==> flow/design.v (excerpt) <==
module usb_interface_v1_0 #
(
	parameter RESET_CYCLES = 100,
	parameter  C_M00_AXI_START_DATA_VALUE	= 32'h00000000,
	parameter  C_M00_AXI_TARGET_SLAVE_BASE_ADDR	= 32'h00000000,
	parameter integer C_M00_AXI_ADDR_WIDTH	= 32,
	parameter integer C_M00_AXI_DATA_WIDTH	= 32,
	parameter integer C_M00_AXI_TRANSACTIONS_NUM	= 4
) (
	input wire [(8 - 1):0] usb_data_in,
	output wire [(8 - 1):0] usb_data_out,
	output wire usb_data_oe,
	input wire [(1 + 4 + 4 + 16)-8-1:0] usb_addr,
	input wire usb_rd_n,
	input wire usb_wr_n,
	input wire usb_ce_n,
	output wire sw_reset_n,
	input wire  m00_axi_aclk,
	input wire  m00_axi_aresetn,
	output wire [C_M00_AXI_ADDR_WIDTH-1 : 0] m00_axi_awaddr,
	output wire [2 : 0] m00_axi_awprot,
	output wire  m00_axi_awvalid,
	input wire  m00_axi_awready,
	output wire [C_M00_AXI_DATA_WIDTH-1 : 0] m00_axi_wdata,
	output wire [C_M00_AXI_DATA_WIDTH/8-1 : 0] m00_axi_wstrb,
	output wire  m00_axi_wvalid,
	input wire  m00_axi_wready,
	input wire [1 : 0] m00_axi_bresp,
	input wire  m00_axi_bvalid,
	output wire  m00_axi_bready,
	output wire [C_M00_AXI_ADDR_WIDTH-1 : 0] m00_axi_araddr,
	output wire [2 : 0] m00_axi_arprot,
	output wire  m00_axi_arvalid,
	input wire  m00_axi_arready,
	input wire [C_M00_AXI_DATA_WIDTH-1 : 0] m00_axi_rdata,
	input wire [1 : 0] m00_axi_rresp,
	input wire  m00_axi_rvalid,
	output wire  m00_axi_rready
);
	wire [(32 - 1):0] w_addr_from_usb;
	wire [(32 - 1):0] w_usb_write_data;
	wire w_usb_write_valid;
	wire w_usb_write_ready;
	wire [(32 - 1):0] w_usb_read_data;
	wire w_usb_read_req;
	wire w_usb_read_valid;
	wire w_is_output;
	wire [(8 - 1):0] w_usb_in_data;
	wire [(8 - 1):0] w_usb_out_data;
	usb_interface_v1_0_M00_AXI # (
		.C_M_START_DATA_VALUE(C_M00_AXI_START_DATA_VALUE),
		.C_M_TARGET_SLAVE_BASE_ADDR(C_M00_AXI_TARGET_SLAVE_BASE_ADDR),
		.C_M_AXI_ADDR_WIDTH(C_M00_AXI_ADDR_WIDTH),
		.C_M_AXI_DATA_WIDTH(C_M00_AXI_DATA_WIDTH),
  ...
Size: ~190 I/O pins.
clock: 10.0 ns
lec_check: 0
abc_area: 0
cap_margin: 35
cell_pad_in_sites_global_placement: 1
core_aspect_ratio: 0.9
core_margin: 2
core_utilization: 72
cts_cluster_diameter: 170
gpl_routability_driven: 0
gpl_timing_driven: 0
max_routing_layer: met4
setup_slack_margin: 0.01
slew_margin: 20
tns_end_percent: 80
run.sh (not shown) runs the stock make flow with config.mk's settings and CLKGATE_MAP_FILE=.
The starting point went through all stages and came out clean.
Rerun with:
==> flow/config.mk (replaced) <==
export PLATFORM = sky130hd
export DESIGN_NAME = usb_interface_v1_0
export DESIGN_NICKNAME = usb_interface_v1_0
export VERILOG_FILES = /design/flow/design.v
export SDC_FILE = /design/flow/constraint.sdc
export NUM_CORES = 4
export LEC_CHECK = 0
export ABC_AREA = 1
export CAP_MARGIN = 25
export CELL_PAD_IN_SITES_DETAIL_PLACEMENT = 2
export CELL_PAD_IN_SITES_GLOBAL_PLACEMENT = 1
export CORE_MARGIN = 10
export CORE_UTILIZATION = 40
export HOLD_SLACK_MARGIN = 0.16
export PLACE_DENSITY = 0.6
export SLEW_MARGIN = 20
Die area came out higher by well over a third.
Routed wire length came out higher by about a fifth.
Sequential share of layout area is about the same.
Rerun with:
==> flow/config.mk (replaced) <==
export PLATFORM = sky130hd
export DESIGN_NAME = usb_interface_v1_0
export DESIGN_NICKNAME = usb_interface_v1_0
export VERILOG_FILES = /design/flow/design.v
export SDC_FILE = /design/flow/constraint.sdc
export NUM_CORES = 4
export LEC_CHECK = 0
export ABC_AREA = 1
export CAP_MARGIN = 10
export CELL_PAD_IN_SITES_DETAIL_PLACEMENT = 1
export CELL_PAD_IN_SITES_GLOBAL_PLACEMENT = 3
export CORE_MARGIN = 10
export CORE_UTILIZATION = 61
export MAX_ROUTING_LAYER = met4
export MIN_ROUTING_LAYER = met2
export PLACE_DENSITY = 0.53
export SLEW_MARGIN = 20
export TNS_END_PERCENT = 60
The changed run died in global placement without I/O (3_1_place_gp_skip_io) with GPL-0301. Die size shrinks by 33%. Synthesized area stays the same. Synthesized cell count stays the same.
Rerun with:
==> flow/config.mk (replaced) <==
export PLATFORM = sky130hd
export DESIGN_NAME = usb_interface_v1_0
export DESIGN_NICKNAME = usb_interface_v1_0
export VERILOG_FILES = /design/flow/design.v
export SDC_FILE = /design/flow/constraint.sdc
export NUM_CORES = 4
export LEC_CHECK = 0
export CAP_MARGIN = 20
export CORE_MARGIN = 2
export CORE_UTILIZATION = 40
export PLACE_DENSITY = 0.6
export SLEW_MARGIN = 20
Effect: Now the flow finished with timing, DRC and antenna clean; synthesized cell count is lower by a quarter to a third; synthesized area is lower slightly; die size is higher by well over a third.

== ember ==
usb_interface_v1_0 again, from the RTL that the note above started with.
export LEC_CHECK = 0
export CAP_MARGIN = 20
export CORE_MARGIN = 2
export CORE_UTILIZATION = 72
export CTS_CLUSTER_SIZE = 14
export HOLD_SLACK_MARGIN = -0.07
export PLACE_DENSITY = 0.6
export SETUP_SLACK_MARGIN = -0.17
export SLEW_MARGIN = 20
create_clock -name core_clock -period 3.05 [get_ports {m00_axi_aclk}]
Layout checks on ember: not met. Flow itself completed; violations: negative setup slack.
Input-level comparison between sierra and ember:
Settings: a deleted PLACE_DENSITY that had been 0.6; a deleted SETUP_SLACK_MARGIN that had been -0.17; a deleted HOLD_SLACK_MARGIN that had been -0.07; a deleted CTS_CLUSTER_SIZE that had been 14; a change of CORE_UTILIZATION from 72 to 66; a change of the clock period (ns, I/O delays scaled along) from 3.05 to 3.18.
[summary]
- Of ember and sierra, not a single run came through the flow clean.
- ember ran in full, but the layout does not pass; the checks complain about negative setup slack.
- Of the two values seen for launching element of the worst setup path, command_control_inst.r_read_data_count[1] was produced by sierra and command_control_inst.read_buffer.r_read_addr[0] by ember.
- Looking at sierra and ember, the fraction of area in registers is a wash.
- sierra vs. ember: register share of total power saw a decrease; relative contribution of combinational cells to total power saw a decrease; global-route usage saw a decrease; power dissipated in sequential cells saw a decrease.
- Delta (sierra minus ember): die size rose by about 9%, fmax decreased 7.8 MHz, proportion of power drawn by the clock network higher, area figure in the yosys stat output held.
### sierra -> tundra
Settings: CORE_UTILIZATION changed from 66 to 40; SETUP_SLACK_MARGIN newly set to 1.21; PLACE_DENSITY newly set to 0.6; the clock period (ns, I/O delays scaled along) changed from 3.18 to 5.49.
sierra and tundra: one clean run, tundra; the rest did not finish clean. Final checks on sierra, whose flow otherwise completed, came back failing, citing negative setup slack. Relative to sierra, worst setup slack increased by 1.41 ns in tundra. Going from sierra to tundra, number of I/O port buffers has remained practically unchanged, clock buffer instance count of the final layout has increased. Compared with sierra, tundra shows a final period demand of the worst path that is 0.90 ns higher. Total cell area reported by yosys after synthesis came out exactly the same in sierra and tundra.
diff inputs: tundra => willow
Settings: changing CORE_UTILIZATION from 40 to 70; changing SETUP_SLACK_MARGIN from 1.21 to 0.4; changing the clock period (ns, I/O delays scaled along) from 5.49 to 3.14.
Results
willow -> stages 100% | layout checks FAIL | negative setup slack
First-pass GRT wire length delta for willow relative to tundra: 7.9% higher
Delta (willow minus tundra): reg-to-reg setup timing slack -1.69 ns, total via count in the routed design now larger.
[inputs] xenon vs willow
Settings: CTS_CLUSTER_DIAMETER now 54, previously not set; CTS_CLUSTER_SIZE now 40, previously not set; SETUP_SLACK_MARGIN now 0.84, was 0.4; PLACE_DENSITY no longer set, was 0.6; the clock period (ns, I/O delays scaled along) now 3.39, was 3.14.
==> results <==
- xenon has post-detailed-placement cell area below what willow had.
- Against willow, net total in the final layout in xenon fell slightly.
- met2 layer wire length in the routed design ends up lower on xenon.
- xenon vs. willow: time the final worst path needs with I/O delays and setup fell by 0.28 ns; area of all placed cells without fillers now smaller; signal arrival time at the worst endpoint now smaller; number of combinational gates with multiple inputs ~0 delta.
- Across willow and xenon, a clean result was obtained everywhere but in willow.
- willow ran in full, but the layout does not pass; the checks complain about negative setup slack.
- Changes observed in xenon relative to willow: portion of total power attributed to the clock network decreased 1.1 points; post-detailed-routing wire length fell by about 10%; area of the die essentially unchanged; number of antenna violations at the first check in global routing shows a reduction of 7.

== the reference run ==
Starting RTL as in the previous note.
make LEC_CHECK=0 CAP_MARGIN=30 CORE_ASPECT_RATIO=1.17 CORE_MARGIN=2 CORE_UTILIZATION=63 CTS_CLUSTER_SIZE=69 GPL_ROUTABILITY_DRIVEN=1 SLEW_MARGIN=10 finish   # period 3.35 ns
The reference run finished every step from synthesis to the final layout, and the layout passed the timing, DRC and antenna checks.
The inputs of the trial run differ from those of the reference run as listed below.
Settings: CORE_UTILIZATION changed from 63 to 66; CAP_MARGIN changed from 30 to 20; CORE_ASPECT_RATIO removed (was 1.17); SLEW_MARGIN changed from 10 to 20; SETUP_SLACK_MARGIN newly set to 0.84; GPL_ROUTABILITY_DRIVEN removed (was 1); CTS_CLUSTER_SIZE removed (was 69); the clock period (ns, I/O delays scaled along) changed from 3.35 to 3.39.
==> results <==
The layout from the trial run, despite a flow that completed every stage, fails the layout checks, with the failing checks listed as negative setup slack. Between the trial run and the reference run, it is the trial run whose final design area excluding fillers is higher, by about 12%. From the reference run to the trial run the numbers moved as follows: post-route minimum period saw an increase; worst reg-to-reg setup slack saw a decrease; layout-stage area growth over the synthesis result saw an increase. Floorplan check, the trial run vs the reference run: die outline smaller in the trial run. Min maximum number of pins on one net before global-route repair across the reference run and the trial run: the trial run.
Power and IR drop assume default switching activity.
